==> raven: inputs <==
==> flow/design.v <==
module rgst #(
    parameter w=8
)(
    input clk, rst_b, ld, clr, input [w-1:0] d, output reg [w-1:0] q
);
    always @ (posedge clk, negedge rst_b)
        if (!rst_b)                 q <= 0;
        else if (clr)               q <= 0;
        else if (ld)                q <= d;
endmodule
module mschdpath (
    input clk, rst_b,ld_merg,upd_mreg, input [511:0] blk, output [31:0] m0
);
    function [31:0] RtRot(input [31:0] x, input [4:0] p);
        reg [63:0] tmp; begin
        tmp = {x, x} >> p; RtRot = tmp[31:0];end
    endfunction
    function [31:0] Sgm0(input [31:0]x); begin
        Sgm0=RtRot(x,7)^RtRot(x,18)^(x>>3);end
    endfunction
    function [31:0] Sgm1(input [31:0]x); begin
        Sgm1=RtRot(x,17)^RtRot(x,19)^(x>>10);end
    endfunction
    function [31:0] Mux(input sel,input [31:0]d1,d0); begin
        Mux = (sel) ?  d1 : d0 ;end
    endfunction
    function [31:0] Word32(input [511:0]blk, input [3:0]idx); begin
        Word32 = blk[511-32*idx -:32];end
    endfunction
    wire [31:0] m[0:15];
    generate
        genvar k;
        for( k = 0; k < 16; k = k +1) begin:some_name
            if(k < 15)
                rgst #(.w(32)) i0(.clk(clk),.rst_b(rst_b),.clr(1'd0),.ld(upd_mreg),.d(Mux(ld_merg,Word32(blk,k),m[k+1])),.q(m[k]));
            else
                rgst #(.w(32)) i0(.clk(clk),.rst_b(rst_b),.clr(1'd0),.ld(upd_mreg),.d(Mux(ld_merg,Word32(blk,k),m[0] + Sgm0(m[1]) + m[9] + Sgm1(m[14]))),.q(m[k]));
        end
    endgenerate
    assign m0 = m[0];
endmodule
==> flow/run.sh <==
#!/bin/bash
# the make line also repeats each setting of config.mk as NAME=value (left out here)
make -C /OpenROAD-flow-scripts/flow DESIGN_CONFIG=/design/flow/config.mk WORK_HOME=/design/flow/orfs CLKGATE_MAP_FILE= finish
==> flow/config.mk <==
export PLATFORM = sky130hd
export DESIGN_NAME = mschdpath
export DESIGN_NICKNAME = mschdpath
export VERILOG_FILES = /design/flow/design.v
export SDC_FILE = /design/flow/constraint.sdc
export NUM_CORES = 4
export LEC_CHECK = 0
export ABC_AREA = 0
export CAP_MARGIN = 25
export CELL_PAD_IN_SITES_DETAIL_PLACEMENT = 1
export CELL_PAD_IN_SITES_GLOBAL_PLACEMENT = 0
export CORE_ASPECT_RATIO = 1.69
export CORE_MARGIN = 8
export CORE_UTILIZATION = 61
export CTS_CLUSTER_SIZE = 17
export HOLD_SLACK_MARGIN = 0.06
export PLACE_DENSITY_LB_ADDON = 0.08
export SETUP_SLACK_MARGIN = 0.47
export SLEW_MARGIN = 30
export TNS_END_PERCENT = 60
==> flow/constraint.sdc <==
create_clock -name core_clock -period 4.63 [get_ports {clk}]
set_input_delay 0.9260 -clock core_clock [delete_from_list [all_inputs] [get_ports {clk}]]
set_output_delay 0.9260 -clock core_clock [all_outputs]
set_load 0.01 [all_outputs]
==> amber: changes against raven <==
ABC_AREA = 1   (was 0)
CAP_MARGIN = 20   (was 25)
CELL_PAD_IN_SITES_DETAIL_PLACEMENT = unset   (was 1)
CELL_PAD_IN_SITES_GLOBAL_PLACEMENT = unset   (was 0)
CORE_ASPECT_RATIO = 0.93   (was 1.69)
CORE_MARGIN = 2   (was 8)
CORE_UTILIZATION = 72   (was 61)
CTS_CLUSTER_DIAMETER = 355   (was unset)
CTS_CLUSTER_SIZE = 25   (was 17)
HOLD_SLACK_MARGIN = unset   (was 0.06)
PLACE_DENSITY_LB_ADDON = unset   (was 0.08)
SETUP_SLACK_MARGIN = unset   (was 0.47)
SLEW_MARGIN = 20   (was 30)
TNS_END_PERCENT = unset   (was 60)
==> flow/constraint.sdc (replaced) <==
create_clock -name core_clock -period 2.67 [get_ports {clk}]
set_input_delay 0.5340 -clock core_clock [delete_from_list [all_inputs] [get_ports {clk}]]
set_output_delay 0.5340 -clock core_clock [all_outputs]
set_load 0.01 [all_outputs]
==> tundra: changes against raven <==
ABC_AREA = unset   (was 0)
CAP_MARGIN = 20   (was 25)
CELL_PAD_IN_SITES_DETAIL_PLACEMENT = unset   (was 1)
CELL_PAD_IN_SITES_GLOBAL_PLACEMENT = unset   (was 0)
CORE_ASPECT_RATIO = unset   (was 1.69)
CORE_MARGIN = 2   (was 8)
CORE_UTILIZATION = 65   (was 61)
CTS_CLUSTER_SIZE = 62   (was 17)
HOLD_SLACK_MARGIN = -0.09   (was 0.06)
PLACE_DENSITY_LB_ADDON = unset   (was 0.08)
SETUP_SLACK_MARGIN = unset   (was 0.47)
SLEW_MARGIN = 20   (was 30)
TNS_END_PERCENT = unset   (was 60)
==> flow/constraint.sdc (replaced) <==
create_clock -name core_clock -period 3.65 [get_ports {clk}]
set_input_delay 0.7300 -clock core_clock [delete_from_list [all_inputs] [get_ports {clk}]]
set_output_delay 0.7300 -clock core_clock [all_outputs]
set_load 0.01 [all_outputs]
==> comparison <==
raven did not get past detailed placement (3_5_place_dp). tundra ran to the end with violations: setup timing. amber aborted during global routing (5_1_grt) on GRT-0116.
Die size, highest first: raven, tundra, amber.
Area after synthesis: tundra is lower than amber (2.4%).
In tundra the synthesized cell count is smaller than in amber, by 21%.
==> figures <==
metric                                                                                           tundra                     amber                              raven
Run status                                                                              failed layout checks    stopped before the end             stopped before the end
Last stage reached                                                                                    -  global routing (5_1_grt)  detailed placement (3_5_place_dp)
Layout check failures                                                                      setup timing                         -                                  -
Summed standard-cell area reported by yosys                                                27,800 sq um              28,500 sq um                       27,800 sq um
Max-area cell share                                                                               0.461                     0.450                              0.461
Xor-xnor portion of the synthesized cell area                                                    0.0457                    0.0391                             0.0457
Area inside the core boundary                                                              42,000 sq um              39,200 sq um                       45,000 sq um
Synth Cell Area                                                                            27,800 sq um              28,500 sq um                       27,800 sq um
Placed Instances                                                                                  3,927                     4,695                                  -
Area fraction in mux cells                                                                        0.176                         0                              0.176
Total number of placement rows                                                                       75                        70                                101
Fraction of the yosys area taken by sequential cells                                              0.461                     0.450                              0.461
Placement Cell Area                                                                        35,000 sq um              36,100 sq um                                  -
Die height                                                                                       211 um                    196 um                             293 um
Number of sinks handled by clock tree synthesis                                                     512                       512                                  -
Post-synthesis share of cell area spent on full adders, half adders and majority gates           0.0586                    0.0572                             0.0586
